[flow/config.mk]
export PLATFORM = sky130hd
export DESIGN_NAME = top_module
export DESIGN_NICKNAME = top_module
export VERILOG_FILES = /design/flow/design.v
export SDC_FILE = /design/flow/constraint.sdc
export NUM_CORES = 4
export LEC_CHECK = 0
export ABC_AREA = 1
export CAP_MARGIN = 20
export CORE_ASPECT_RATIO = 0.89
export CORE_MARGIN = 2
export CORE_UTILIZATION = 72
export CTS_CLUSTER_DIAMETER = 355
export CTS_CLUSTER_SIZE = 82
export GPL_ROUTABILITY_DRIVEN = 0
export MAX_ROUTING_LAYER = met5
export MIN_ROUTING_LAYER = met1
export PLACE_DENSITY_LB_ADDON = 0.01
export SETUP_SLACK_MARGIN = 0.81
export SLEW_MARGIN = 20
[flow/constraint.sdc]
create_clock -name core_clock -period 2.81 [get_ports {clk}]
set_input_delay 0.5620 -clock core_clock [delete_from_list [all_inputs] [get_ports {clk}]]
set_output_delay 0.5620 -clock core_clock [all_outputs]
set_load 0.01 [all_outputs]
[flow/design.v]
module spi_port (
    input wire clk,                
    input wire rst_n,              
    input wire spi_clk,           
    input wire spi_mosi,          
    output wire spi_miso,         
    input wire spi_cs_n,          
    output reg [15:0] capture_reg
);
    reg [15:0] shift_reg;          
    reg cs_n_prev;                 
    always @(posedge clk or negedge rst_n) begin
        if (!rst_n) begin
            shift_reg <= 16'b0;
            capture_reg <= 16'b0;
            cs_n_prev <= 1'b1;
        end else begin
            cs_n_prev <= spi_cs_n;
            if (!spi_cs_n) begin
                shift_reg <= {shift_reg[14:0], spi_mosi};
            end else if (cs_n_prev == 1'b0 && spi_cs_n == 1'b1) begin
                capture_reg <= shift_reg;
            end
        end
    end
    assign spi_miso = 1'b0;
    wire _unused_spi_clk = spi_clk;
endmodule
module config_memory #(
    parameter NUM_ADDRESSES = 8  
)(
    input wire clk,                    
    input wire rst_n,                  
    input wire [7:0] addr,             
    input wire [7:0] data_in,          
    input wire wr_en,                  
    input wire rd_en,                  
    output reg [7:0] data_out         
);
    reg [7:0] memory [0:NUM_ADDRESSES-1];  
    integer i;
    always @(posedge clk or negedge rst_n) begin
        if (!rst_n) begin
            for (i = 0; i < NUM_ADDRESSES; i = i + 1) begin
                memory[i] <= 8'b0;
            end
        end else if (wr_en && addr < NUM_ADDRESSES) begin
            memory[addr[2:0]] <= data_in;
        end
    end
    always @(posedge clk) begin
        if (rd_en) begin
            data_out <= (addr < NUM_ADDRESSES) ? memory[addr[2:0]] : 8'b0;
        end
    end
endmodule
module demux1to2 (
    input wire clk,                
    input wire rst_n,              
    input wire [7:0]sel,     
    input wire [7:0] d,            
    output wire [7:0] a,
    output wire [7:0] b            
);
    reg [7:0] a_hold;
    reg [7:0] b_hold;
    always @(posedge clk or negedge rst_n) begin
        if (!rst_n) begin
            a_hold <= 8'b0;
            b_hold <= 8'b0;
        end else begin
            case(sel)
                8'd0: a_hold <= d;
                8'd1: b_hold <= d;
                default: ;
            endcase
        end
    end
    assign a = (sel == 8'd0) ? d : a_hold;
    assign b = (sel == 8'd1) ? d : b_hold;
endmodule
module decimator (
    input wire clk,                
    input wire rst,                
    input wire [7:0] decimation_ratio,  
    input wire data,               
    output reg out,               
    output reg dec_clk            
);
    reg [7:0] counter;           
    always @(posedge clk or posedge rst) begin
        if (rst) begin
            counter <= 8'b0;
            out <= 1'b0;
            dec_clk <= 1'b0;
        end else begin
            if (decimation_ratio == 8'b1) begin
                out <= data;
            end else begin
                counter <= counter + 1;
                if (counter >= decimation_ratio-1) begin
                    counter <= 8'b0;
                    out <= data;
                    dec_clk <= ~dec_clk;
                end
            end
        end
    end
endmodule
module buffer #(
    parameter MAX_LENGTH = 256
)(
    input wire clk,             
    input wire rst,             
    input wire en,              
    input wire data_1,          
    input wire data_2,          
    input wire [7:0] length,    
    output reg [7:0] corr,      
    output reg pos,
    output reg neg
);
    reg [MAX_LENGTH-1:0] shift_reg_1;
    reg [MAX_LENGTH-1:0] shift_reg_2;
    reg [7:0] corr_neg;
    reg [7:0] corr_pos;
    integer i;
    always @(posedge clk or posedge rst) begin
        if (rst) begin
            shift_reg_1 <= {MAX_LENGTH{1'b0}};
            shift_reg_2 <= {MAX_LENGTH{1'b0}};
            pos <= 1'b0;
            neg <= 1'b0;
            corr <= 8'b0;
            corr_neg <= 8'b0;
            corr_pos <= 8'b0;
        end else if (en) begin
            shift_reg_1 <= {shift_reg_1[MAX_LENGTH-2:0], data_1};
            shift_reg_2 <= {shift_reg_2[MAX_LENGTH-2:0], data_2};
            corr <= corr + (data_1 ^ data_2) - (shift_reg_1[MAX_LENGTH - 1] ^ shift_reg_2[MAX_LENGTH - 1]) ;
            if (length > 1) begin
                corr_neg <= corr_neg + (shift_reg_1[0] ^ data_2) - (shift_reg_1[MAX_LENGTH - 1] ^ shift_reg_2[MAX_LENGTH - 2]);
                corr_pos <= corr_pos + (data_1 ^ shift_reg_2[0]) - (shift_reg_1[MAX_LENGTH - 2] ^ shift_reg_2[MAX_LENGTH - 1]);
            end
            if (corr_neg < corr_pos) begin
                neg <= 1'b1;
                pos <= 1'b0;
            end else if (corr_pos < corr_neg) begin
                pos <= 1'b1;
                neg <= 1'b0;
            end else begin
                pos <= 1'b0;
                neg <= 1'b0;
            end
        end
    end
endmodule
module top_module(
    input wire clk,
    input wire rst,
    input wire spi_mosi,
    input wire spi_cs_n,
    input wire mic_data_1,
    input wire mic_data_2,
    output wire [7:0] out,
    output wire pos,
    output wire neg
);
wire [7:0] addr;
wire [7:0] value;
wire wr_en = 1;
wire rd_en = 1;
wire [7:0] mem_out;
wire [7:0] decimation_ratio;
wire dec_data_1;
wire dec_data_2;
wire dec_clk;
wire [7:0] filter_length;
wire [7:0] filter_out;
wire [15:0] capture_reg;
wire dummy;
wire dummy2;
wire corr_dec_en;
assign addr = capture_reg[15:8];
assign value = capture_reg[7:0];
    spi_port u_spi_port(
        .clk(clk),
        .rst_n(!rst),
        .spi_clk(clk),
        .spi_mosi(spi_mosi),
        .spi_miso(dummy),
        .spi_cs_n(spi_cs_n),
        .capture_reg(capture_reg)
    );
    config_memory u_memory(
        .clk(clk),            
        .rst_n(!rst),          
        .addr(addr),     
        .data_in(value),  
        .wr_en(wr_en),          
        .rd_en(rd_en),          
        .data_out(mem_out) 
    );
    demux1to2 u_demux1to2(
        .clk(clk),
        .rst_n(!rst),
        .sel(addr),
        .d(mem_out),
        .a(decimation_ratio),  
        .b(filter_length)
    );
    decimator u_decimator_1(
        .clk(clk),              
        .rst(rst),              
        .decimation_ratio(decimation_ratio),
        .data(mic_data_1),             
        .out(dec_data_1),              
        .dec_clk(dec_clk)           
    );
    decimator u_decimator_2(
        .clk(clk),              
        .rst(rst),              
        .decimation_ratio(decimation_ratio),
        .data(mic_data_2),             
        .out(dec_data_2),              
        .dec_clk(dummy2)           
    );
    buffer u_buffer(
        .clk(clk),         
        .rst(rst),         
        .en(corr_dec_en),
        .data_1(dec_data_1),        
        .data_2(dec_data_2),        
        .length(filter_length),
        .corr(out),
        .pos(pos),
        .neg(neg)   
    );
reg dec_clk_q;
always @(posedge clk or posedge rst) begin
    if (rst) dec_clk_q <= 1'b0;
    else dec_clk_q <= dec_clk;
end
assign corr_dec_en = (decimation_ratio == 8'b1) | (dec_clk & ~dec_clk_q);
endmodule
[flow/run.sh]
#!/bin/bash
# the make line also repeats each setting of config.mk as NAME=value (left out here)
make -C /OpenROAD-flow-scripts/flow DESIGN_CONFIG=/design/flow/config.mk WORK_HOME=/design/flow/orfs CLKGATE_MAP_FILE= finish
==> deck_impl_summary.md, run 1 <==
Flow Results at a Glance

Status
  • Result of the run: stopped before the end
  • Halt point of the flow: 5_1_grt
  • Error msg: [ERROR DPL-0038] Utilization greater than 100%, impossible to legalize

Floorplanning
  • Standard cell core area: approximately 38,000 µm²
  • Count of boundary I/O pins: 16
  • Std cell rows: 67
  • Die Footprint: ~40,000 µm²
  • Horizontal die dimension: between 200 and 250 µm
  • Initial Util: 73.0%
  • Chip Height: between 150 and 200 µm

Yosys
  • Area figure in the yosys stat output: around 27,000 µm²
  • Post-synth mux share: less than 1%
  • Syn_nets: approximately 3,200
  • Share of Yosys cell area claimed by the top area cell type: 60.9%
  • Leading post-synthesis cells by cell area: sky130_fd_sc_hd__dfrtp_1 (61%), sky130_fd_sc_hd__nand2_1 (24%), sky130_fd_sc_hd__o21ai_0 (2.6%)
  • Number of cell instances after yosys synthesis: between 3,000 and 4,000
  • Avg Synthesized Cell Area: about 8.8 µm²
  • Top comb family, area: simple AND/OR/NAND/NOR gates
  • Top cell type by total area after synthesis: sky130_fd_sc_hd__dfrtp_1
  • Distinct cells, synth: around 40
  • Most frequent cell after synthesis: sky130_fd_sc_hd__nand2_1
  • Post-Synthesis Cells: roughly 3,100
  • Number of synthesis warnings: 7
  • Leading register cell type out of synthesis: sky130_fd_sc_hd__dfrtp_1
  • Synthesized flop and latch total: 678
  • Xor and xnor fraction of the mapped netlist area: less than 1%
  • Ao+oa area frac: 4.26%
  • Async S/R FF share, synth: between 90% and 100%
  • Post-synthesis instance area: ~27,000 µm²
  • Simple-gate portion of the synthesized area: a little over a quarter
  • Count of library flops with an enable pin: 0
  • FA/HA/MAJ Cells, Area Fraction: under 10%
  • Register area share after synthesis: 61.6%
  • Top cells by count: sky130_fd_sc_hd__nand2_1 (1,777), sky130_fd_sc_hd__dfrtp_1 (669), sky130_fd_sc_hd__o21ai_0 (142), sky130_fd_sc_hd__inv_1 (131), sky130_fd_sc_hd__buf_2 (74)

Clock tree
  • Count of hold-fix buffers inserted at cts: 0
  • Clock tree root driver cell: sky130_fd_sc_hd__clkbuf_16
  • CTS sink cnt: between 600 and 700
  • Number of buffers created by CTS: 12
  • Largest buffer count on any clock path: 3
  • Count of H-tree levels built during CTS: 1

Placement
  • DP HPWL: 30,200 µm
  • Count of buffers inserted at the top-level ports: 15
through the flow:
step / hold slack (ns) / setup TNS (ns) / cell area, µm² / cells / worst slack, ns
after floorplan: 0.374 / -4629.48 / 27900 / 3132 / -6.91
after global placement: 0.392 / 0 / 28400 / 3544 / 0.153
after detailed placement: 0.405 / 0 / 28400 / 3544 / 0.0805
after CTS: 0.291 / 0 / 34500 / 3778 / 0.114
repair_timing:
item	CTS
gates resized	470
setup endpoints to repair	575
gates cloned	121
pin swaps	54
setup buffers	97
==> run 2, diff against run 1 <==
ABC_AREA = 0   (was 1)
CAP_MARGIN = 15   (was 20)
CELL_PAD_IN_SITES_GLOBAL_PLACEMENT = 0   (was default)
CORE_ASPECT_RATIO = 1.79   (was 0.89)
CORE_UTILIZATION = 21   (was 72)
CTS_CLUSTER_DIAMETER = default   (was 355)
CTS_CLUSTER_SIZE = 64   (was 82)
GPL_ROUTABILITY_DRIVEN = default   (was 0)
GPL_TIMING_DRIVEN = 0   (was default)
MAX_ROUTING_LAYER = default   (was met5)
MIN_ROUTING_LAYER = default   (was met1)
SETUP_SLACK_MARGIN = default   (was 0.81)
clock period = 8.11 ns   (was 2.81 ns; I/O delays follow)
==> run 2 against run 1 <==
The run now finishes clean; synthesized cell count is 6.3% lower; area after synthesis up 0.69%; die area rose to 3.4 times the previous value.
==> deck_impl_summary.md, run 2 <==
Flow Results at a Glance

Worst hold path
  • Class of the most critical hold timing path: reg2reg
  • Hold depth: 0
  • Worst hold start: u_decimator_1.dec_clk$_DFFE_PP0P_
  • Hold endpoint: dec_clk_q$_DFF_PP0_

Timing
  • Setup repair after global routing missed its margin: no
  • Part of the cycle the worst path needs: just over 60%
  • Relative slew slack: around two fifths
  • Hold violation count in the final report: 0
  • Hold_ws: 0.374 ns
  • Shortest period the worst path allows: a little over 5 ns
  • Clock Skew: ~0.023 ns
  • Final-report setup violation count: 0
  • Summed negative setup slack over all endpoints: 0 ns
  • Fmax: 0.198 GHz
  • Transition time at the pin with the least slew margin: about 0.87 ns
  • Fin. max-slew vios: 0

Yosys
  • Register area share after synthesis: 61.2% (-0.42 points)
  • Leading register cell type out of synthesis: sky130_fd_sc_hd__dfrtp_1
  • Simple-gate portion of the synthesized area: 24.0% (-2.5 points)
  • Count of library flops with an enable pin: 0 (unchanged)
  • Top cells by count: sky130_fd_sc_hd__nand2_1 (1,577), sky130_fd_sc_hd__dfrtp_1 (669), sky130_fd_sc_hd__mux2_2 (113), sky130_fd_sc_hd__clkbuf_1 (76), sky130_fd_sc_hd__buf_2 (63)
  • FA/HA/MAJ Cells, Area Fraction: 2.33% (+0.066 points)
  • Synthesized flop and latch total: 678 (unchanged)
  • Share of Yosys cell area claimed by the top area cell type: 60.5% (-0.42 points)
  • Leading post-synthesis cells by cell area: sky130_fd_sc_hd__dfrtp_1 (61%), sky130_fd_sc_hd__nand2_1 (21%), sky130_fd_sc_hd__mux2_2 (4.6%)
  • Syn_nets: 2,989 (-6.2%)
  • Number of cell instances after yosys synthesis: 2,935 (-6.3%)
  • Ao+oa area frac: 3.27% (-0.98 points)
  • Top cell type by total area after synthesis: sky130_fd_sc_hd__dfrtp_1
  • Area figure in the yosys stat output: 27,700 µm² (+0.69%)
  • Distinct cells, synth: 59 (+48%)
  • Post-Synthesis Cells: 2,935 (-6.3%)
  • Post-synth mux share: 5.07% (+5.0 points)
  • Number of synthesis warnings: 7 (unchanged)
  • Most frequent cell after synthesis: sky130_fd_sc_hd__nand2_1
  • Xor and xnor fraction of the mapped netlist area: 1.23% (+0.34 points)
  • Async S/R FF share, synth: 98.8% (unchanged)
  • Top comb family, area: simple AND/OR/NAND/NOR gates
  • Avg Synthesized Cell Area: 9.43 µm² (+7.5%)
  • Post-synthesis instance area: 27,700 µm² (+0.69%)

Clock tree
  • Clock slew seen by the registers of the worst setup and hold paths: 0.06 ns
  • Count of hold-fix buffers inserted at cts: 0 (unchanged)
  • Largest buffer count on any clock path: 3 (unchanged)
  • CTS tree: built
  • CTS sink cnt: 678 (unchanged)
  • Count of H-tree levels built during CTS: 3 (+2)
  • CTS resizes: 0 (-100%)
  • Post-CTS setup buffers: 0 (-100%)
  • Clock latency of the later-clocked register in the worst-skew pair: roughly 0.65 ns
  • Clock tree root driver cell: sky130_fd_sc_hd__clkbuf_16
  • Number of buffers created by CTS: 78 (+66)

Pwr
  • Largest vdd supply drop: approximately 170 µV
  • Switching power: around 4300 µW
  • Power consumed by combinational cells: about 3700 µW
  • Power in the clock group: approximately 3500 µW
  • Internal power component: between 7000 and 8000 µW
  • Sequential cell fraction of total power: 36.7%
  • Pwr per Cell Area: between 300 and 400 nW/µm²
  • Part of the power in combinational logic: around a third
  • Switching portion of total power: 37.7%
  • Leakage power total: between 0.015 and 0.02 µW
  • Power share of the clock group: a little under a third
  • P_seq: about 4200 µW
  • Highest-power group: registers

Floorplanning
  • Standard cell core area: 131,000 µm² (+250%)
  • Die Footprint: 135,000 µm² (+240%)
  • Chip Height: 490 µm (+160%)
  • Initial Util: 21.1% (-52 points)
  • Count of boundary I/O pins: 16 (unchanged)
  • Horizontal die dimension: 275 µm (+30%)
  • Std cell rows: 178 (+170%)

Final layout
  • Area Overhead vs Synth: 19.3%
  • Net total in the final layout: ~3,100
  • Tally of non-filler cells in the final layout: roughly 4,800
  • Area of the multi-input gates: between 9000 and 10,000 µm²
  • Sequential cell area: 16,900 µm²
  • Filler cells: around 14,000
  • Final non-filler cell area: between 30,000 and 40,000 µm²

Status
  • Result of the run: finished clean

Critical path
  • Critical path data required time: just under 9 ns
  • Start-to-end type of the worst setup path: reg2reg
  • Max FO, Critical Path: 10
  • Arrival time at the worst endpoint: between 5 and 6 ns
  • Crit path max-delay cell type: sky130_fd_sc_hd__or4_1
  • Setup crit end: u_decimator_2.out$_DFFE_PP0P_
  • Register-to-register setup slack: 3.05 ns
  • Worst Reg2Reg Path Length in Cells: 15
  • Crit. path cell count: 15
  • Cell class contributing the biggest share of worst-path delay: AND-OR/OR-AND gates
  • CP Capture Type: flip-flop
  • Worst setup path start: u_spi_port.capture_reg[12]$_DFFE_PP0P_
  • Startpoint of the worst-slack reg-to-reg timing path: u_spi_port.capture_reg[12]$_DFFE_PP0P_
  • Sum of buffers and inverters on the critical path: 2
  • Largest stage delay, worst path: 0.52 ns
  • Ordered list of cells on the worst path: or4_1 > buf_2 > nor3_4 > buf_2 > mux2i_1 > ha_1 > xor2_1 > ha_1 > o21ai_0 > o21bai_1 > a21oi_1 > a2111oi_2 > o22ai_1 > o21ai_1 > mux2_2
  • RR Endpoint: u_decimator_2.out$_DFFE_PP0P_
  • Nature of the critical path startpoint: flip-flop

GRT
  • Busiest grt layer: met2
  • First-pass GRT wire length: 111,000 µm
  • Met3 track demand over resource: under 10%
  • Vias in the first global route: around 20,000
  • Initial antenna violation count: 2
  • GR Util met1: 11.2%
  • Met2 routing resource usage after global routing: around 20%
  • GRT Total Usage: 10.4%
  • Overflow left after global routing: 0
  • Pin count of the biggest net entering global routing: 32

Routing
  • Via-per-instance ratio: 3.96
  • Antenna-violating nets left: 0
  • Count of vias placed by the detailed router: 19,100
  • TritonRoute pass-1 iters: 4
  • Wire per inst: 14.0 µm
  • Number of design-rule violations left by the first detailed-router iteration: 792
  • Final WL: 67,300 µm
  • Number of remaining DRC errors: 0

Placement
  • Count of buffers inserted at the top-level ports: 15 (unchanged)
  • Routability congestion estimate: 0.681
  • Standard cell area after detailed placement: 30,500 µm² (+7.3%)
  • DP HPWL: 46,300 µm (+53%)
  • Instance count after placement with tap cells included: 4,686 (+32%)

Run
  • Max-cap viol count: 0
  • Total number of warnings across the stage logs: 27
## run 2: routing by layer
metal  vias up  share of wire (%)
met2       143                 54
li1       9448                  -
met4         2                2.9
met1      9413                 40
met5         -              0.010
met3       110                3.1
## run 2: final cells by class
type                    count  area share [%]
flip-flops and latches    678            51.3
multi-input cells        2065            30.2
clock buffers             122            7.12
well taps                1710            6.48
repair buffers             41            2.03
plain buffers             143            1.89
inverters                  49           0.569
clock inverters            14           0.455
diodes                      2          0.0152
## run 2: metrics by stage
stage | setup slack, ns | power [µW] | util [%]
2_1_floorplan | -2.67 | 6730 | -
3_3_place_gp | -8.41 | 8080 | 22.8
3_5_place_dp | 2.89 | 8150 | 23.3
4_1_cts | 2.87 | 11800 | 25.2
5_1_grt | 2.52 | 12400 | 25.2
6_report | 3.05 | 11400 | 25.2
==> run 3, diff against run 2 <==
ABC_AREA = default   (was 0)
CAP_MARGIN = 20   (was 15)
CELL_PAD_IN_SITES_GLOBAL_PLACEMENT = default   (was 0)
CORE_ASPECT_RATIO = default   (was 1.79)
CORE_UTILIZATION = 72   (was 21)
CTS_CLUSTER_SIZE = default   (was 64)
GPL_TIMING_DRIVEN = default   (was 0)
SETUP_SLACK_MARGIN = 0.8   (was default)
clock period = 2.82 ns   (was 8.11 ns; I/O delays follow)
==> run 3 against run 2 <==
Now fails the layout checks on negative setup slack; count of clock-buffer cells in the layout down 23; maximum frequency up 28%; combinational power rose to 5.5 times the previous value; sequential cell count unchanged; area after synthesis unchanged; register-to-register slack worse by 4.2 ns; core utilization up 67 points; largest cell class unchanged.
==> deck_impl_summary.md, run 3 <==
Flow Results at a Glance

Floorplanning
  • Std cell rows: 71 (-60%)
  • Standard cell core area: 37,800 µm² (-71%)
  • Chip Height: 200 µm (-59%)
  • Initial Util: 73.3% (+52 points)
  • Die Footprint: 40,000 µm² (-70%)
  • Count of boundary I/O pins: 16 (unchanged)
  • Horizontal die dimension: 200 µm (-27%)

Critical path
  • RR Endpoint: u_decimator_1.dec_clk$_DFFE_PP0P_
  • Cell class contributing the biggest share of worst-path delay: adder cells
  • Worst setup path start: u_spi_port.capture_reg[12]$_DFFE_PP0P_
  • Sum of buffers and inverters on the critical path: 3 (+1)
  • Arrival time at the worst endpoint: 4.50 ns (-1.09 ns)
  • Max FO, Critical Path: 6 (-4)
  • Crit. path cell count: 16 (+1)
  • Nature of the critical path startpoint: flip-flop
  • Largest stage delay, worst path: 0.56 ns (+0.04 ns)
  • Crit path max-delay cell type: sky130_fd_sc_hd__or4_4
  • CP Capture Type: flip-flop
  • Register-to-register setup slack: -1.14 ns (-4.20 ns)
  • Critical path data required time: 3.36 ns (-5.28 ns)
  • Worst Reg2Reg Path Length in Cells: 16 (+1)
  • Startpoint of the worst-slack reg-to-reg timing path: u_spi_port.capture_reg[12]$_DFFE_PP0P_
  • Start-to-end type of the worst setup path: reg2reg
  • Ordered list of cells on the worst path: or4_4 > nor3_4 > buf_12 > mux2i_4 > ha_4 > buf_6 > nand2_4 > xor2_2 > ha_1 > o21a_1 > a21oi_2 > maj3_2 > maj3_2 > a211oi_4 > buf_6 > xnor2_1
  • Setup crit end: u_decimator_1.dec_clk$_DFFE_PP0P_

Yosys
  • Leading register cell type out of synthesis: sky130_fd_sc_hd__dfrtp_1
  • Count of library flops with an enable pin: 0 (unchanged)
  • Top cells by count: sky130_fd_sc_hd__nand2_1 (1,577), sky130_fd_sc_hd__dfrtp_1 (669), sky130_fd_sc_hd__mux2_2 (113), sky130_fd_sc_hd__clkbuf_1 (76), sky130_fd_sc_hd__buf_2 (63)
  • Register area share after synthesis: 61.2% (unchanged)
  • Top cell type by total area after synthesis: sky130_fd_sc_hd__dfrtp_1
  • Post-synthesis instance area: 27,700 µm² (unchanged)
  • Syn_nets: 2,989 (unchanged)
  • Distinct cells, synth: 59 (unchanged)
  • Most frequent cell after synthesis: sky130_fd_sc_hd__nand2_1
  • Async S/R FF share, synth: 98.8% (unchanged)
  • Leading post-synthesis cells by cell area: sky130_fd_sc_hd__dfrtp_1 (61%), sky130_fd_sc_hd__nand2_1 (21%), sky130_fd_sc_hd__mux2_2 (4.6%)
  • Avg Synthesized Cell Area: 9.43 µm² (unchanged)
  • Number of synthesis warnings: 7 (unchanged)
  • FA/HA/MAJ Cells, Area Fraction: 2.33% (unchanged)
  • Synthesized flop and latch total: 678 (unchanged)
  • Xor and xnor fraction of the mapped netlist area: 1.23% (unchanged)
  • Simple-gate portion of the synthesized area: 24.0% (unchanged)
  • Post-synth mux share: 5.07% (unchanged)
  • Share of Yosys cell area claimed by the top area cell type: 60.5% (unchanged)
  • Top comb family, area: simple AND/OR/NAND/NOR gates
  • Ao+oa area frac: 3.27% (unchanged)
  • Number of cell instances after yosys synthesis: 2,935 (unchanged)
  • Area figure in the yosys stat output: 27,700 µm² (unchanged)
  • Post-Synthesis Cells: 2,935 (unchanged)

Routing
  • Via-per-instance ratio: 6.70 (+69%)
  • Final WL: 96,000 µm (+43%)
  • Number of remaining DRC errors: 0 (unchanged)
  • TritonRoute pass-1 iters: 10 (+6)
  • Number of design-rule violations left by the first detailed-router iteration: 3,419 (+330%)
  • Count of vias placed by the detailed router: 24,700 (+29%)
  • Wire per inst: 26.0 µm (+86%)
  • Antenna-violating nets left: 0 (unchanged)

Pwr
  • P_seq: 12,100 µW (+190%)
  • Sequential cell fraction of total power: 28.6% (-8.1 points)
  • Power in the clock group: 9860 µW (+180%)
  • Pwr per Cell Area: 1220 nW/µm² (+250%)
  • Switching portion of total power: 37.6% (-0.11 points)
  • Part of the power in combinational logic: 48.2% (+16 points)
  • Highest-power group: combinational logic
  • Largest vdd supply drop: 794 µV (+370%)
  • Leakage power total: 0.0188 µW (+8.9%)
  • Power consumed by combinational cells: 20,500 µW (+450%)
  • Internal power component: 26,500 µW (+270%)
  • Switching power: 16,000 µW (+270%)
  • Power share of the clock group: 23.2% (-7.7 points)

Placement
  • Count of buffers inserted at the top-level ports: 15 (unchanged)
  • Standard cell area after detailed placement: 29,200 µm² (-4.2%)
  • DP HPWL: 32,400 µm (-30%)
  • Routability congestion estimate: 0.853 (+25%)

Timing
  • Setup repair after global routing missed its margin: yes
  • Summed negative setup slack over all endpoints: -184.86 ns (-184.86 ns)
  • Clock Skew: 0.0192 ns (-0.00400 ns)
  • Part of the cycle the worst path needs: 140% (+78 points)
  • Relative slew slack: 65.3% (+24 points)
  • Final-report setup violation count: 593 (+593)
  • Transition time at the pin with the least slew margin: 0.520 ns (-0.354 ns)
  • Shortest period the worst path allows: 3.96 ns (-1.09 ns)
  • Hold_ws: 0.379 ns (+0.00504 ns)
  • Fin. max-slew vios: 0 (unchanged)
  • Hold violation count in the final report: 0 (unchanged)
  • Fmax: 0.252 GHz (+28%)
  • Setup slack after layout: -1.14 ns (-4.20 ns)

Clock tree
  • CTS sink cnt: 678 (unchanged)
  • Number of buffers created by CTS: 68 (-13%)
  • CTS tree: built
  • Largest buffer count on any clock path: 3 (unchanged)
  • Count of hold-fix buffers inserted at cts: 0 (unchanged)
  • Count of H-tree levels built during CTS: 3 (unchanged)
  • Clock latency of the later-clocked register in the worst-skew pair: 0.63 ns (-0.02 ns)
  • Clock tree root driver cell: sky130_fd_sc_hd__clkbuf_16
  • Clock slew seen by the registers of the worst setup and hold paths: 0.07 ns (about the same)

Worst hold path
  • Worst hold start: u_decimator_1.dec_clk$_DFFE_PP0P_
  • Hold endpoint: dec_clk_q$_DFF_PP0_
  • Hold depth: 0 (unchanged)
  • Class of the most critical hold timing path: reg2reg

Final layout
  • Net total in the final layout: 3,173 (+2.0%)
  • Area Overhead vs Synth: 25.8%
  • Final non-filler cell area: 34,800 µm² (+5.5%)

Run
  • Max-cap viol count: 0 (unchanged)
  • Total number of warnings across the stage logs: 30 (+11%)

GRT
  • Pin count of the biggest net entering global routing: 94 (+190%)
  • GRT Total Usage: 36.8% (+26 points)
  • Initial antenna violation count: 15 (+13)
  • Vias in the first global route: 22,600 (+10%)
  • First-pass GRT wire length: 114,000 µm (+2.7%)
  • Overflow left after global routing: 0 (unchanged)

Status
  • Layout Check Failures: negative setup slack
  • Result of the run: finished with violations
## run 3: through the flow
stage	util [%]	power, µW	instances	setup slack [ns]
after detailed placement	77.4	23100	3421	-1.16
final	92.2	42500	3690	-1.14
after CTS	88.0	36800	3611	-0.940
after floorplan	-	20200	2935	-6.91
after global placement	77.4	22600	3421	-1.05
after global routing	92.2	43800	3684	-1.24
## run 3: area by class of cell
class,instances,area [µm²]
clock inverters,22,347
repair buffers,257,4230
clock buffers,99,1990
well taps,511,639
flip-flops and latches,678,16900
fillers,1200,2940
multi-input cells,2065,10500
inverters,49,188
diodes,9,22.5
## run 3: per-layer routing
layer	routed length (µm)	global-route usage, %
met5	384	0
met2	45000	63.3
met3	10900	7.02
met4	8770	18.9
met1	30900	44.7
## run 3: what timing repair did
| item | CTS | global route |
|---|---|---|
| pin swaps | 14 | 55 |
| cloned | 36 | 43 |
| resized | 74 | 125 |
| endpoints found under the setup margin | 630 | 638 |
| setup buffers | 33 | 27 |
==> run 4, diff against run 3 <==
CORE_UTILIZATION = 70   (was 72)
CTS_CLUSTER_SIZE = 14   (was default)
PLACE_DENSITY_LB_ADDON = default   (was 0.01)
SETUP_SLACK_MARGIN = default   (was 0.8)
clock period = 3.91 ns   (was 2.82 ns; I/O delays follow)
==> run 4 against run 3 <==
Now clean on timing, DRC and antenna; cell area down 11%; register-to-register slack better by 1.3 ns; routed wire length shrank 48%; sequential cell count is the same; critical path depth fell by 1; maximum frequency grew 5.1%; non-clock buffer count down 182; global-route usage down 11 points; via count shrank 23%; setup slack better by 1.3 ns; first-iteration DRC count shrank 57%; critical path type unchanged; largest cell class unchanged.
==> deck_impl_summary.md, run 4 <==
Flow Results at a Glance

Routing
  • Final WL: 50,000 µm (-48%)
  • Number of antenna cells inserted: 0 (-9)
  • Number of remaining DRC errors: 0 (unchanged)
  • Via-per-instance ratio: 5.40 (-19%)
  • Count of vias placed by the detailed router: 18,900 (-23%)
  • Antenna-violating nets left: 0 (unchanged)
  • TritonRoute pass-1 iters: 5 (-5)
  • Number of design-rule violations left by the first detailed-router iteration: 1,458 (-57%)
  • Wire per inst: 14.3 µm (-45%)

Critical path
  • Crit. path cell count: 15 (-1)
  • Largest stage delay, worst path: 0.56 ns (about the same)
  • Worst setup path start: u_spi_port.capture_reg[13]$_DFFE_PP0P_
  • Max FO, Critical Path: 6 (unchanged)
  • Ordered list of cells on the worst path: or4_4 > nor3_4 > buf_12 > buf_8 > mux2i_4 > nand3_2 > xor2_2 > buf_4 > ha_4 > o21a_1 > a21oi_2 > maj3_2 > maj3_2 > a211oi_4 > o22ai_1
  • Register-to-register setup slack: 0.14 ns (+1.28 ns)
  • Crit path max-delay cell type: sky130_fd_sc_hd__or4_4
  • RR Endpoint: u_decimator_1.counter[4]$_DFFE_PP0N_
  • Startpoint of the worst-slack reg-to-reg timing path: u_spi_port.capture_reg[13]$_DFFE_PP0P_
  • Arrival time at the worst endpoint: 4.22 ns (-0.28 ns)
  • Nature of the critical path startpoint: flip-flop
  • Worst Reg2Reg Path Length in Cells: 15 (-1)
  • Most used cell along the critical path: sky130_fd_sc_hd__maj3_2
  • Cell class contributing the biggest share of worst-path delay: adder cells
  • CP Capture Type: flip-flop
  • Sum of buffers and inverters on the critical path: 3 (unchanged)
  • Start-to-end type of the worst setup path: reg2reg
  • Critical path data required time: 4.36 ns (+1.00 ns)
  • Setup crit end: u_decimator_1.counter[4]$_DFFE_PP0N_

Pwr
  • Power consumed by combinational cells: 7200 µW (-65%)
  • Switching power: 7960 µW (-50%)
  • Switching portion of total power: 35.8% (-1.8 points)
  • Internal power component: 14,300 µW (-46%)
  • P_seq: 8660 µW (-28%)
  • Power share of the clock group: 28.7% (+5.5 points)
  • Largest vdd supply drop: 797 µV (+0.32%)
  • Power in the clock group: 6370 µW (-35%)
  • Sequential cell fraction of total power: 38.9% (+10 points)
  • Pwr per Cell Area: 719 nW/µm² (-41%)
  • Highest-power group: registers
  • Part of the power in combinational logic: 32.4% (-16 points)
  • Leakage power total: 0.0169 µW (-10%)

Yosys
  • Post-Synthesis Cells: 2,935 (unchanged)
  • Leading register cell type out of synthesis: sky130_fd_sc_hd__dfrtp_1
  • Avg Synthesized Cell Area: 9.43 µm² (unchanged)
  • FA/HA/MAJ Cells, Area Fraction: 2.33% (unchanged)
  • Post-synth mux share: 5.07% (unchanged)
  • Async S/R FF share, synth: 98.8% (unchanged)
  • Share of Yosys cell area claimed by the top area cell type: 60.5% (unchanged)
  • Number of synthesis warnings: 7 (unchanged)
  • Simple-gate portion of the synthesized area: 24.0% (unchanged)
  • Post-synthesis instance area: 27,700 µm² (unchanged)
  • Top comb family, area: simple AND/OR/NAND/NOR gates
  • Syn_nets: 2,989 (unchanged)
  • Distinct cells, synth: 59 (unchanged)
  • Xor and xnor fraction of the mapped netlist area: 1.23% (unchanged)
  • Ao+oa area frac: 3.27% (unchanged)
  • Most frequent cell after synthesis: sky130_fd_sc_hd__nand2_1
  • Area figure in the yosys stat output: 27,700 µm² (unchanged)
  • Top cell type by total area after synthesis: sky130_fd_sc_hd__dfrtp_1
  • Top cells by count: sky130_fd_sc_hd__nand2_1 (1,577), sky130_fd_sc_hd__dfrtp_1 (669), sky130_fd_sc_hd__mux2_2 (113), sky130_fd_sc_hd__clkbuf_1 (76), sky130_fd_sc_hd__buf_2 (63)
  • Count of library flops with an enable pin: 0 (unchanged)
  • Number of cell instances after yosys synthesis: 2,935 (unchanged)
  • Leading post-synthesis cells by cell area: sky130_fd_sc_hd__dfrtp_1 (61%), sky130_fd_sc_hd__nand2_1 (21%), sky130_fd_sc_hd__mux2_2 (4.6%)
  • Synthesized flop and latch total: 678 (unchanged)
  • Register area share after synthesis: 61.2% (unchanged)

Timing
  • Fmax: 0.265 GHz (+5.1%)
  • Clock Skew: 0.0182 ns (-0.000975 ns)
  • Fin. max-slew vios: 0 (unchanged)
  • Part of the cycle the worst path needs: 96.4% (-44 points)
  • Shortest period the worst path allows: 3.77 ns (-0.194 ns)
  • Hold violation count in the final report: 0 (unchanged)
  • Relative slew slack: 43.8% (-21 points)
  • Final-report setup violation count: 0 (-100%)
  • Transition time at the pin with the least slew margin: 0.842 ns (+0.323 ns)

Floorplanning
  • Die Footprint: 41,100 µm² (+2.8%)
  • Standard cell core area: 38,800 µm² (+2.8%)
  • Initial Util: 71.3% (-2.0 points)
  • Chip Height: 203 µm (+1.4%)
  • Horizontal die dimension: 203 µm (+1.4%)
  • Count of boundary I/O pins: 16 (unchanged)
  • Std cell rows: 72 (+1.4%)

Final layout
  • Area Overhead vs Synth: 11.8%
  • Tally of non-filler cells in the final layout: 3,504 (-5.0%)
  • Final non-filler cell area: 30,900 µm² (-11%)
  • Net total in the final layout: 2,991 (-5.7%)

Run
  • Total number of warnings across the stage logs: 37 (+23%)
  • Max-cap viol count: 0 (unchanged)

GRT
  • Vias in the first global route: 19,000 (-16%)
  • First-pass GRT wire length: 88,100 µm (-23%)
  • GRT Total Usage: 25.6% (-11 points)
  • Overflow left after global routing: 0 (unchanged)
  • Pin count of the biggest net entering global routing: 194 (+110%)
  • Initial antenna violation count: 0 (-15)

Placement
  • Count of buffers inserted at the top-level ports: 15 (unchanged)
  • Instance count after placement with tap cells included: 3,383 (-1.1%)
  • DP HPWL: 29,600 µm (-8.5%)
  • Routability congestion estimate: 0.808 (-5.3%)
  • Standard cell area after detailed placement: 28,600 µm² (-2.2%)

Status
  • Result of the run: finished clean

Worst hold path
  • Hold depth: 0 (unchanged)
  • Worst hold start: u_decimator_1.dec_clk$_DFFE_PP0P_
  • Hold endpoint: dec_clk_q$_DFF_PP0_
  • Class of the most critical hold timing path: reg2reg

Clock tree
  • Clock latency of the later-clocked register in the worst-skew pair: 0.59 ns (-0.04 ns)
  • Count of hold-fix buffers inserted at cts: 0 (unchanged)
  • Clock tree root driver cell: sky130_fd_sc_hd__clkbuf_16
  • Clock slew seen by the registers of the worst setup and hold paths: 0.06 ns (about the same)
  • Largest buffer count on any clock path: 3 (unchanged)
  • CTS sink cnt: 678 (unchanged)
  • Count of H-tree levels built during CTS: 3 (unchanged)
  • CTS tree: built
  • Number of buffers created by CTS: 68 (unchanged)
==> run 4: cell type report <==
| type | count | area (µm²) |
|---|---|---|
| clock inverters | 16 | 150 |
| multi-input cells | 2065 | 10100 |
| flip-flops and latches | 678 | 16900 |
| fillers | 2408 | 7910 |
| repair buffers | 75 | 862 |
| inverters | 49 | 188 |
| clock buffers | 103 | 2060 |
| well taps | 518 | 648 |
==> run 4: through the flow <==
stage	setup TNS, ns	util (%)	hold WS, ns	setup WS [ns]	power, µW
2_1_floorplan	-4039.88	-	0.354	-6.03	14000
3_3_place_gp	0	73.6	0.383	0.0114	15400
3_5_place_dp	-0.341	73.6	0.385	-0.0691	15700
4_1_cts	0	79.3	0.418	0.0286	22200
5_1_grt	-0.00685	79.6	0.433	-0.00685	23600
6_report	0	79.6	0.408	0.142	22200
==> run 4: metal layers <==
layer / track usage [%] / share of wire [%]
met3: 3.56 / 2.8
met2: 42.3 / 50
met1: 36.3 / 46
met4: 7.33 / 1.5
met5: 0 / 0
==> run 4: repair_timing <==
action	in CTS	in global routing
buffers inserted	1	1
hold endpoints to repair	0	0
pin swaps	3	13
gates resized	3	18
setup endpoints to repair	11	15
==> run 5, diff against run 4 <==
CORE_UTILIZATION = 72   (was 70)
CTS_CLUSTER_DIAMETER = 360   (was default)
CTS_CLUSTER_SIZE = 21   (was 14)
HOLD_SLACK_MARGIN = -0.08   (was default)
SETUP_SLACK_MARGIN = 0.68   (was default)
clock period = 2.81 ns   (was 3.91 ns; I/O delays follow)
==> run 5 against run 4 <==
The layout now fails its checks (negative setup slack); synthesized cell count stayed put; non-clock buffer count up 98; critical path depth increased by 1; sequential share of layout area down 1.2 points; count of clock-buffer cells in the layout fell by 55; register-to-register slack got worse by 1.1 ns; area after synthesis unchanged; clock power down about 10%; sequential cell count did not move; highest routed layer unchanged.
==> deck_impl_summary.md, run 5 <==
Flow Results at a Glance

Routing
  • Via-per-instance ratio: 5.64 (+4.4%)
  • Number of design-rule violations left by the first detailed-router iteration: 1,702 (+17%)
  • Number of remaining DRC errors: 0 (unchanged)
  • Met3 Wirelength: 2140 µm (+53%)
  • TritonRoute pass-1 iters: 7 (+2)
  • Total routed wire length on the met1 layer: 23,900 µm (+3.8%)
  • Number of antenna cells inserted: 0 (unchanged)
  • Wire per inst: 16.3 µm (+14%)
  • Uppermost signal routing layer after detailed routing: met4
  • Count of vias placed by the detailed router: 19,900 (+5.0%)
  • Antenna-violating nets left: 0 (unchanged)
  • Final WL: 57,400 µm (+15%)
  • Met2 Routed Length: 29,900 µm (+21%)

Timing
  • Transition time at the pin with the least slew margin: 0.531 ns (-0.311 ns)
  • Setup repair after global routing missed its margin: yes
  • Hold violation count in the final report: 0 (unchanged)
  • Shortest period the worst path allows: 3.76 ns (-0.00815 ns)
  • Clock Skew: 0.0272 ns (+0.00899 ns)
  • Setup slack after layout: -0.950 ns (-1.09 ns)
  • Relative slew slack: 64.6% (+21 points)
  • Fin. max-slew vios: 0 (unchanged)
  • Summed negative setup slack over all endpoints: -17.04 ns (-17.04 ns)
  • Final-report setup violation count: 30 (+30)
  • Fmax: 0.266 GHz (+0.22%)
  • Part of the cycle the worst path needs: 134% (+37 points)

Clock tree
  • Largest buffer count on any clock path: 3 (unchanged)
  • Clock slew seen by the registers of the worst setup and hold paths: 0.09 ns (+0.03 ns)
  • Count of H-tree levels built during CTS: 2 (-1)
  • CTS tree: built
  • Count of hold-fix buffers inserted at cts: 0 (unchanged)
  • Clock latency of the later-clocked register in the worst-skew pair: 0.58 ns (about the same)
  • CTS sink cnt: 678 (unchanged)
  • Number of buffers created by CTS: 38 (-44%)
  • Clock tree root driver cell: sky130_fd_sc_hd__clkbuf_16

Placement
  • Routability congestion estimate: 0.801 (-0.82%)
  • Count of buffers inserted at the top-level ports: 15 (unchanged)
  • DP HPWL: 31,900 µm (+7.5%)
  • Instance count after placement with tap cells included: 3,423 (+1.2%)

Yosys
  • Leading post-synthesis cells by cell area: sky130_fd_sc_hd__dfrtp_1 (61%), sky130_fd_sc_hd__nand2_1 (21%), sky130_fd_sc_hd__mux2_2 (4.6%)
  • Leading register cell type out of synthesis: sky130_fd_sc_hd__dfrtp_1
  • Top cells by count: sky130_fd_sc_hd__nand2_1 (1,577), sky130_fd_sc_hd__dfrtp_1 (669), sky130_fd_sc_hd__mux2_2 (113), sky130_fd_sc_hd__clkbuf_1 (76), sky130_fd_sc_hd__buf_2 (63)
  • Top comb family, area: simple AND/OR/NAND/NOR gates
  • Syn_nets: 2,989 (unchanged)
  • Post-Synthesis Cells: 2,935 (unchanged)
  • Xor and xnor fraction of the mapped netlist area: 1.23% (unchanged)
  • Area figure in the yosys stat output: 27,700 µm² (unchanged)
  • Async S/R FF share, synth: 98.8% (unchanged)
  • Synthesized flop and latch total: 678 (unchanged)
  • Register area share after synthesis: 61.2% (unchanged)
  • Number of cell instances after yosys synthesis: 2,935 (unchanged)
  • Count of library flops with an enable pin: 0 (unchanged)
  • Simple-gate portion of the synthesized area: 24.0% (unchanged)
  • Distinct cells, synth: 59 (unchanged)
  • Post-synthesis instance area: 27,700 µm² (unchanged)
  • Avg Synthesized Cell Area: 9.43 µm² (unchanged)
  • Ao+oa area frac: 3.27% (unchanged)
  • Post-synth mux share: 5.07% (unchanged)
  • Top cell type by total area after synthesis: sky130_fd_sc_hd__dfrtp_1
  • Share of Yosys cell area claimed by the top area cell type: 60.5% (unchanged)
  • Number of synthesis warnings: 7 (unchanged)
  • FA/HA/MAJ Cells, Area Fraction: 2.33% (unchanged)
  • Most frequent cell after synthesis: sky130_fd_sc_hd__nand2_1

Critical path
  • Setup crit end: u_decimator_1.dec_clk$_DFFE_PP0P_
  • Start-to-end type of the worst setup path: reg2reg
  • Cell class contributing the biggest share of worst-path delay: adder cells
  • Critical path data required time: 3.32 ns (-1.04 ns)
  • Register-to-register setup slack: -0.95 ns (-1.09 ns)
  • Crit path max-delay cell type: sky130_fd_sc_hd__or4_4
  • RR Endpoint: u_decimator_1.dec_clk$_DFFE_PP0P_
  • Arrival time at the worst endpoint: 4.27 ns (+0.05 ns)
  • Ordered list of cells on the worst path: or4_4 > nor3_4 > buf_12 > mux2i_4 > ha_4 > buf_6 > nand2_4 > xor2_2 > ha_1 > o21a_1 > a21oi_2 > maj3_2 > maj3_2 > a211oi_4 > buf_6 > xnor2_2
  • Sum of buffers and inverters on the critical path: 3 (unchanged)
  • Largest stage delay, worst path: 0.56 ns (about the same)
  • Worst setup path start: u_spi_port.capture_reg[12]$_DFFE_PP0P_
  • Max FO, Critical Path: 6 (unchanged)
  • Worst Reg2Reg Path Length in Cells: 16 (+1)
  • CP Capture Type: flip-flop
  • Startpoint of the worst-slack reg-to-reg timing path: u_spi_port.capture_reg[12]$_DFFE_PP0P_
  • Crit. path cell count: 16 (+1)
  • Nature of the critical path startpoint: flip-flop

Final layout
  • Area Overhead vs Synth: 14.3%
  • Net total in the final layout: 3,059 (+2.3%)
  • Tally of non-filler cells in the final layout: 3,525 (+0.60%)
  • Filler cells: 2,048 (-15%)

Floorplanning
  • Horizontal die dimension: 200 µm (-1.4%)
  • Initial Util: 73.3% (+2.0 points)
  • Count of boundary I/O pins: 16 (unchanged)
  • Chip Height: 200 µm (-1.4%)
  • Std cell rows: 71 (-1.4%)
  • Die Footprint: 40,000 µm² (-2.7%)
  • Standard cell core area: 37,800 µm² (-2.8%)

GRT
  • Vias in the first global route: 20,100 (+6.0%)
  • GRT Total Usage: 29.9% (+4.3 points)
  • First-pass GRT wire length: 96,000 µm (+8.9%)
  • Overflow left after global routing: 0 (unchanged)
  • Initial antenna violation count: 0 (unchanged)
  • Pin count of the biggest net entering global routing: 104 (-46%)

Run
  • Max-cap viol count: 0 (unchanged)
  • Total number of warnings across the stage logs: 33 (-11%)

Pwr
  • Switching power: 11,700 µW (+48%)
  • Largest vdd supply drop: 784 µV (-1.5%)
  • P_seq: 12,000 µW (+39%)
  • Highest-power group: combinational logic
  • Power share of the clock group: 17.7% (-11 points)
  • Leakage power total: 0.0172 µW (+2.2%)
  • Power consumed by combinational cells: 14,600 µW (+100%)
  • Part of the power in combinational logic: 45.1% (+13 points)
  • Internal power component: 20,600 µW (+44%)
  • Pwr per Cell Area: 1020 nW/µm² (+42%)
  • Power in the clock group: 5720 µW (-10%)
  • Switching portion of total power: 36.3% (+0.51 points)
  • Sequential cell fraction of total power: 37.2% (-1.7 points)

Worst hold path
  • Hold depth: 0 (unchanged)
  • Hold endpoint: dec_clk_q$_DFF_PP0_
  • Worst hold start: u_decimator_1.dec_clk$_DFFE_PP0P_
  • Class of the most critical hold timing path: reg2reg

Status
  • Result of the run: finished with violations
  • Layout Check Failures: negative setup slack
run 5: final cells by class:
type | instances | area (µm²) | area share [%]
clock buffer | 48 | 1050 | 3.33
clock inverter | 1 | 16.3 | 0.0514
inverter | 49 | 188 | 0.593
multi-input combinational | 2065 | 10300 | 32.7
sequential | 678 | 16900 | 53.5
tap | 511 | 639 | 2.02
timing repair buffer | 173 | 2470 | 7.80
run 5: per-stage QoR:
stage	util, %	total power (µW)	hold slack [ns]	instance area, µm²	setup WS (ns)
detailed placement	77.4	23300	0.371	29200	-1.10
floorplan	-	20300	0.354	28100	-6.91
global route	83.8	34100	0.420	31600	-1.10
global placement	77.4	22800	0.379	29200	-1.03
finish	83.8	32300	0.409	31600	-0.950
CTS	83.1	31700	0.409	31400	-0.887
run 5: per-layer routing:
metal	vias up	GRT usage, %
met5	-	0
met4	0	9.41
met3	121	4.47
met2	458	51.5
met1	9977	39.8
li1	9314	-
run 5: what timing repair did:
action | 4_1_cts | 5_1_grt
buffers inserted | 23 | 8
gates resized | 53 | 36
cloned | 21 | 1
pin swaps | 17 | 22
endpoints found under the setup margin | 611 | 614
==> run 6, diff against run 5 <==
ABC_AREA = 1   (was default)
CTS_CLUSTER_DIAMETER = 396   (was 360)
CTS_CLUSTER_SIZE = default   (was 21)
HOLD_SLACK_MARGIN = default   (was -0.08)
SETUP_SLACK_MARGIN = 0.59   (was 0.68)
clock period = 4.53 ns   (was 2.81 ns; I/O delays follow)
==> run 6 against run 5 <==
Now clean on timing, DRC and antenna; sequential cell count unchanged; die area down 0.67%; count of clock-buffer cells in the layout up 50; combinational power down 68%; clock skew down 0.010 ns; cell area down 4.7%; clock power down 0.9%; critical path depth down 3; critical endpoint is now u_buffer.shift_reg_1[55]$_DFFE_PP0P_; largest power group is now registers; highest routed layer unchanged.
==> deck_impl_summary.md, run 6 <==
Flow Results at a Glance

Status
  • Result of the run: finished clean

Placement
  • Standard cell area after detailed placement: 27,900 µm² (-4.6%)
  • Routability congestion estimate: 0.882 (+10%)
  • Worst setup timing slack at the placement stage: 1.00 ns (+2.10 ns)
  • DP HPWL: 29,200 µm (-8.4%)
  • Count of buffers inserted at the top-level ports: 15 (unchanged)

Routing
  • Via-per-instance ratio: 5.33 (-5.4%)
  • Wire per inst: 13.8 µm (-15%)
  • Count of vias placed by the detailed router: 19,500 (-1.9%)
  • Number of remaining DRC errors: 0 (unchanged)
  • TritonRoute pass-1 iters: 7 (unchanged)
  • Number of design-rule violations left by the first detailed-router iteration: 1,586 (-6.8%)
  • Antenna-violating nets left: 0 (unchanged)
  • Number of antenna cells inserted: 0 (unchanged)
  • Final WL: 50,400 µm (-12%)

Yosys
  • Leading post-synthesis cells by cell area: sky130_fd_sc_hd__dfrtp_1 (61%), sky130_fd_sc_hd__nand2_1 (24%), sky130_fd_sc_hd__o21ai_0 (2.6%)
  • Synthesized flop and latch total: 678 (unchanged)
  • Share of Yosys cell area claimed by the top area cell type: 60.9% (+0.42 points)
  • Number of synthesis warnings: 7 (unchanged)
  • Xor and xnor fraction of the mapped netlist area: 0.892% (-0.34 points)
  • Async S/R FF share, synth: 98.8% (unchanged)
  • Post-synth mux share: 0.0820% (-5.0 points)
  • Leading register cell type out of synthesis: sky130_fd_sc_hd__dfrtp_1
  • Top cells by count: sky130_fd_sc_hd__nand2_1 (1,777), sky130_fd_sc_hd__dfrtp_1 (669), sky130_fd_sc_hd__o21ai_0 (142), sky130_fd_sc_hd__inv_1 (131), sky130_fd_sc_hd__buf_2 (74)
  • Top cell type by total area after synthesis: sky130_fd_sc_hd__dfrtp_1
  • Ao+oa area frac: 4.26% (+0.98 points)
  • Number of cell instances after yosys synthesis: 3,132 (+6.7%)
  • Post-synthesis instance area: 27,500 µm² (-0.69%)
  • Distinct cells, synth: 40 (-32%)
  • Count of library flops with an enable pin: 0 (unchanged)
  • Post-Synthesis Cells: 3,132 (+6.7%)
  • Most frequent cell after synthesis: sky130_fd_sc_hd__nand2_1
  • Simple-gate portion of the synthesized area: 26.5% (+2.5 points)
  • Top comb family, area: simple AND/OR/NAND/NOR gates
  • Avg Synthesized Cell Area: 8.77 µm² (-6.9%)
  • Register area share after synthesis: 61.6% (+0.42 points)
  • Syn_nets: 3,186 (+6.6%)
  • Area figure in the yosys stat output: 27,500 µm² (-0.69%)
  • FA/HA/MAJ Cells, Area Fraction: 2.27% (-0.066 points)

Critical path
  • Critical path data required time: 5.03 ns (+1.71 ns)
  • Max FO, Critical Path: 74 (+68)
  • Startpoint of the worst-slack reg-to-reg timing path: u_spi_port.capture_reg[13]$_DFFE_PP0P_
  • RR Endpoint: u_buffer.shift_reg_1[55]$_DFFE_PP0P_
  • Nature of the critical path startpoint: flip-flop
  • Worst Reg2Reg Path Length in Cells: 13 (-3)
  • Sum of buffers and inverters on the critical path: 3 (unchanged)
  • Crit. path cell count: 13 (-3)
  • Cell class contributing the biggest share of worst-path delay: buffers and inverters
  • Setup crit end: u_buffer.shift_reg_1[55]$_DFFE_PP0P_
  • Arrival time at the worst endpoint: 4.11 ns (-0.16 ns)
  • Start-to-end type of the worst setup path: reg2reg
  • Most used cell along the critical path: sky130_fd_sc_hd__nand2_1
  • CP Capture Type: flip-flop
  • Ordered list of cells on the worst path: nor2_1 > nand2_2 > nor2_8 > inv_2 > o21ai_2 > nand2_1 > nor2_2 > nand2_2 > o21ai_4 > buf_4 > buf_4 > nand2_1 > nand2_1
  • Largest stage delay, worst path: 0.66 ns (+0.10 ns)
  • Worst setup path start: u_spi_port.capture_reg[13]$_DFFE_PP0P_
  • Crit path max-delay cell type: sky130_fd_sc_hd__buf_4
  • Register-to-register setup slack: 0.93 ns (+1.88 ns)

Clock tree
  • Clock latency of the later-clocked register in the worst-skew pair: 0.57 ns (about the same)
  • Count of H-tree levels built during CTS: 3 (+1)
  • Largest buffer count on any clock path: 3 (unchanged)
  • Post-CTS setup buffers: 0 (-100%)
  • Clock tree root driver cell: sky130_fd_sc_hd__clkbuf_16
  • CTS sink cnt: 678 (unchanged)
  • Number of buffers created by CTS: 67 (+76%)
  • Count of hold-fix buffers inserted at cts: 0 (unchanged)
  • CTS tree: built
  • Clock slew seen by the registers of the worst setup and hold paths: 0.06 ns (-0.03 ns)
  • CTS resizes: 0 (-100%)

Timing
  • Fmax: 0.278 GHz (+4.3%)
  • Part of the cycle the worst path needs: 79.5% (-54 points)
  • Fin. max-slew vios: 0 (unchanged)
  • Relative slew slack: 22.5% (-42 points)
  • Setup slack after layout: 0.927 ns (+1.88 ns)
  • Clock Skew: 0.0172 ns (-0.00997 ns)
  • Hold violation count in the final report: 0 (unchanged)
  • Shortest period the worst path allows: 3.60 ns (-0.157 ns)
  • Transition time at the pin with the least slew margin: 1.16 ns (+0.632 ns)
  • Summed negative setup slack over all endpoints: 0 ns (+17.04 ns)
  • Final-report setup violation count: 0 (-100%)
  • Setup repair after global routing missed its margin: no
  • Hold_ws: 0.404 ns (-0.00578 ns)

Pwr
  • Power in the clock group: 5670 µW (-0.9%)
  • Pwr per Cell Area: 580 nW/µm² (-43%)
  • Part of the power in combinational logic: 26.7% (-18 points)
  • Power share of the clock group: 32.4% (+15 points)
  • Power consumed by combinational cells: 4670 µW (-68%)
  • Largest vdd supply drop: 537 µV (-32%)
  • Sequential cell fraction of total power: 40.8% (+3.6 points)
  • Internal power component: 11,600 µW (-44%)
  • Highest-power group: registers
  • Switching portion of total power: 33.8% (-2.5 points)
  • Leakage power total: 0.0168 µW (-2.8%)
  • P_seq: 7140 µW (-41%)
  • Switching power: 5920 µW (-50%)

Floorplanning
  • Initial Util: 73.0% (-0.33 points)
  • Count of boundary I/O pins: 16 (unchanged)
  • Std cell rows: 71 (unchanged)
  • Chip Height: 199 µm (-0.34%)
  • Horizontal die dimension: 199 µm (-0.34%)
  • Standard cell core area: 37,700 µm² (-0.24%)
  • Die Footprint: 39,700 µm² (-0.67%)

Final layout
  • Final non-filler cell area: 30,100 µm² (-4.7%)
  • Net total in the final layout: 3,154 (+3.1%)
  • Finished Core Util: 80.0% (-3.8 points)
  • Area Overhead vs Synth: 9.68%

Worst hold path
  • Worst hold start: u_decimator_1.dec_clk$_DFFE_PP0P_
  • Hold endpoint: dec_clk_q$_DFF_PP0_
  • Class of the most critical hold timing path: reg2reg
  • Hold depth: 0 (unchanged)

GRT
  • Pin count of the biggest net entering global routing: 276 (+170%)
  • Initial antenna violation count: 0 (unchanged)
  • GRT Total Usage: 26.6% (-3.3 points)
  • First-pass GRT wire length: 86,500 µm (-9.9%)
  • Overflow left after global routing: 0 (unchanged)
  • Vias in the first global route: 18,600 (-7.4%)

Run
  • Max-cap viol count: 0 (unchanged)
  • Total number of warnings across the stage logs: 39 (+18%)
[run 6: per-layer routing]
layer	global-route usage, %	up-vias	wire (µm)
met4	6.72	0	981
met3	4.47	90	1680
li1	-	9545	-
met2	43.2	312	24300
met5	0	-	0
met1	38.0	9550	23400
[run 6: final cells by class]
class                   count  area (µm²)
well taps                 511         639
flip-flops and latches    678       16900
clock inverters            17         267
fillers                  2461        7530
multi-input cells        2179        9350
inverters                 135         520
clock buffers              98        2000
repair buffers             39         434
[run 6: through the flow]
stage	total power, µW	instances
2_1_floorplan	11000	3132
3_3_place_gp	11600	3542
3_5_place_dp	11800	3542
4_1_cts	17600	3657
5_1_grt	18500	3657
6_report	17500	3657
==> run 7, diff against run 6 <==
ABC_AREA = default   (was 1)
CORE_UTILIZATION = 66   (was 72)
CTS_CLUSTER_DIAMETER = 362   (was 396)
SETUP_SLACK_MARGIN = 1.47   (was 0.59)
clock period = 7.87 ns   (was 4.53 ns; I/O delays follow)
==> run 7 against run 6 <==
Worst hold slack got worse by 0.0066 ns; combinational power shrank 31%; area after synthesis grew 0.69%; sequential cell count stayed put; sequential share of layout area decreased by 0.13 points; final cell count is 5.0% lower; critical endpoint is now u_decimator_2.out$_DFFE_PP0P_; setup slack gained 1.4 ns; clock power is 46% lower; synthesized cell count fell by 6.3%; via count down 5.2%.
==> deck_impl_summary.md, run 7 <==
Flow Results at a Glance

Run
  • Total number of warnings across the stage logs: 41 (+5.1%)
  • Max-cap viol count: 0 (unchanged)

Timing
  • Setup repair after global routing missed its margin: no
  • Fmax: 0.182 GHz (-34%)
  • Part of the cycle the worst path needs: 69.9% (-9.7 points)
  • Transition time at the pin with the least slew margin: 1.15 ns (-0.00948 ns)
  • Fin. max-slew vios: 0 (unchanged)
  • Relative slew slack: 22.4% (about the same)
  • Final-report setup violation count: 0 (unchanged)
  • Hold violation count in the final report: 0 (unchanged)
  • Hold_ws: 0.397 ns (-0.00659 ns)
  • Clock Skew: 0.0148 ns (-0.00240 ns)
  • Summed negative setup slack over all endpoints: 0 ns (unchanged)
  • Shortest period the worst path allows: 5.50 ns (+1.90 ns)

GRT
  • Initial antenna violation count: 0 (unchanged)
  • Overflow left after global routing: 0 (unchanged)
  • First-pass GRT wire length: 83,100 µm (-4.0%)
  • Pin count of the biggest net entering global routing: 229 (-17%)
  • Vias in the first global route: 17,700 (-5.0%)
  • GRT Total Usage: 22.6% (-3.9 points)

Critical path
  • Worst setup path start: u_spi_port.capture_reg[9]$_DFFE_PP0P_
  • Setup crit end: u_decimator_2.out$_DFFE_PP0P_
  • Nature of the critical path startpoint: flip-flop
  • Most used cell along the critical path: sky130_fd_sc_hd__ha_1
  • Sum of buffers and inverters on the critical path: 0 (-3)
  • Ordered list of cells on the worst path: or3_1 > nor3_4 > mux2i_1 > ha_1 > xor2_1 > ha_1 > o21ai_0 > o21bai_1 > a21oi_1 > a2111oi_2 > o22ai_1 > o21ai_1 > mux2_2
  • Register-to-register setup slack: 2.37 ns (+1.44 ns)
  • Worst Reg2Reg Path Length in Cells: 13 (unchanged)
  • Max FO, Critical Path: 28 (-62%)
  • RR Endpoint: u_decimator_2.out$_DFFE_PP0P_
  • Cell class contributing the biggest share of worst-path delay: simple AND/OR/NAND/NOR gates
  • Startpoint of the worst-slack reg-to-reg timing path: u_spi_port.capture_reg[9]$_DFFE_PP0P_
  • Start-to-end type of the worst setup path: reg2reg
  • Critical path data required time: 8.34 ns (+3.31 ns)
  • Arrival time at the worst endpoint: 5.97 ns (+1.86 ns)
  • Largest stage delay, worst path: 0.89 ns (+0.23 ns)
  • Crit path max-delay cell type: sky130_fd_sc_hd__nor3_4
  • CP Capture Type: flip-flop
  • Crit. path cell count: 13 (unchanged)

Final layout
  • Finished Core Util: 72.5% (-7.5 points)
  • Tally of non-filler cells in the final layout: 3,473 (-5.0%)
  • Net total in the final layout: 2,948 (-6.5%)
  • Sequential cell area: 16,900 µm² (unchanged)
  • Area Overhead vs Synth: 9.17%
  • Area of the multi-input gates: 9970 µm² (+6.6%)
  • Filler cells: 3,051 (+24%)

Floorplanning
  • Std cell rows: 75 (+5.6%)
  • Count of boundary I/O pins: 16 (unchanged)
  • Initial Util: 66.4% (-6.5 points)
  • Chip Height: 209 µm (+4.7%)
  • Horizontal die dimension: 209 µm (+4.7%)
  • Standard cell core area: 41,700 µm² (+11%)
  • Die Footprint: 43,600 µm² (+9.6%)

Placement
  • Count of buffers inserted at the top-level ports: 15 (unchanged)
  • Routability congestion estimate: 0.817 (-7.3%)
  • Instance count after placement with tap cells included: 3,363 (-5.1%)
  • DP HPWL: 27,600 µm (-5.3%)

Routing
  • Number of antenna cells inserted: 0 (unchanged)
  • Antenna-violating nets left: 0 (unchanged)
  • Number of remaining DRC errors: 0 (unchanged)
  • Final WL: 47,100 µm (-6.5%)
  • TritonRoute pass-1 iters: 5 (-2)
  • Number of design-rule violations left by the first detailed-router iteration: 1,669 (+5.2%)
  • Count of vias placed by the detailed router: 18,500 (-5.2%)
  • Wire per inst: 13.6 µm (-1.6%)
  • Via-per-instance ratio: 5.32 (-0.19%)

Pwr
  • Part of the power in combinational logic: 30.3% (+3.6 points)
  • P_seq: 4330 µW (-39%)
  • Power consumed by combinational cells: 3210 µW (-31%)
  • Switching power: 3800 µW (-36%)
  • Pwr per Cell Area: 351 nW/µm² (-40%)
  • Sequential cell fraction of total power: 40.9% (about the same)
  • Switching portion of total power: 35.9% (+2.1 points)
  • Internal power component: 6800 µW (-41%)
  • Power in the clock group: 3060 µW (-46%)
  • Leakage power total: 0.0165 µW (-1.5%)
  • Power share of the clock group: 28.9% (-3.5 points)
  • Design Power: 10,600 µW (-39%)
  • Highest-power group: registers
  • Largest vdd supply drop: 567 µV (+5.5%)

Yosys
  • Xor and xnor fraction of the mapped netlist area: 1.23% (+0.34 points)
  • Most frequent cell after synthesis: sky130_fd_sc_hd__nand2_1
  • Count of library flops with an enable pin: 0 (unchanged)
  • Top cells by count: sky130_fd_sc_hd__nand2_1 (1,577), sky130_fd_sc_hd__dfrtp_1 (669), sky130_fd_sc_hd__mux2_2 (113), sky130_fd_sc_hd__clkbuf_1 (76), sky130_fd_sc_hd__buf_2 (63)
  • Area figure in the yosys stat output: 27,700 µm² (+0.69%)
  • Ao+oa area frac: 3.27% (-0.98 points)
  • Leading post-synthesis cells by cell area: sky130_fd_sc_hd__dfrtp_1 (61%), sky130_fd_sc_hd__nand2_1 (21%), sky130_fd_sc_hd__mux2_2 (4.6%)
  • Number of synthesis warnings: 7 (unchanged)
  • Leading register cell type out of synthesis: sky130_fd_sc_hd__dfrtp_1
  • Top comb family, area: simple AND/OR/NAND/NOR gates
  • Simple-gate portion of the synthesized area: 24.0% (-2.5 points)
  • Share of Yosys cell area claimed by the top area cell type: 60.5% (-0.42 points)
  • Synthesized flop and latch total: 678 (unchanged)
  • Async S/R FF share, synth: 98.8% (unchanged)
  • Syn_nets: 2,989 (-6.2%)
  • Post-synth mux share: 5.07% (+5.0 points)
  • Avg Synthesized Cell Area: 9.43 µm² (+7.5%)
  • FA/HA/MAJ Cells, Area Fraction: 2.33% (+0.066 points)
  • Post-synthesis instance area: 27,700 µm² (+0.69%)
  • Number of cell instances after yosys synthesis: 2,935 (-6.3%)
  • Post-Synthesis Cells: 2,935 (-6.3%)
  • Distinct cells, synth: 59 (+48%)
  • Top cell type by total area after synthesis: sky130_fd_sc_hd__dfrtp_1
  • Register area share after synthesis: 61.2% (-0.42 points)

Status
  • Result of the run: finished clean

Clock tree
  • Clock slew seen by the registers of the worst setup and hold paths: 0.06 ns (about the same)
  • Clock tree root driver cell: sky130_fd_sc_hd__clkbuf_16
  • Largest buffer count on any clock path: 3 (unchanged)
  • CTS resizes: 0 (unchanged)
  • Clock latency of the later-clocked register in the worst-skew pair: 0.59 ns (+0.02 ns)
  • Count of H-tree levels built during CTS: 3 (unchanged)
  • Number of buffers created by CTS: 68 (+1.5%)
  • CTS tree: built
  • Count of hold-fix buffers inserted at cts: 0 (unchanged)
  • Post-CTS setup buffers: 0 (unchanged)
  • CTS sink cnt: 678 (unchanged)

Worst hold path
  • Class of the most critical hold timing path: reg2reg
  • Worst hold start: u_decimator_1.dec_clk$_DFFE_PP0P_
  • Hold endpoint: dec_clk_q$_DFF_PP0_
  • Hold depth: 0 (unchanged)
run 7: area by class of cell:
cell class / count / share of cell area (%)
clock buffers: 97 / 6.54
clock inverters: 13 / 0.406
inverters: 49 / 0.621
multi-input cells: 2065 / 33.0
flip-flops and latches: 678 / 56.0
well taps: 539 / 2.23
repair buffers: 32 / 1.17
run 7: per-layer routing:
layer  vias up  GRT usage, %  routed length [µm]
met5         -             0                   0
met4         0          6.43                 791
met3        69          3.68                1450
met2       233          36.1               22400
met1      9075          32.8               22400
li1       9103             -                   -
run 7: per-stage QoR:
step	setup slack, ns	area, µm²
after detailed placement	2.45	28100
after CTS	2.43	30200
after global placement	2.67	28100
after global routing	1.93	30200
after floorplan	-2.87	27700
final	2.37	30200
No activity file was given, so power comes from the tool's default toggle rates.
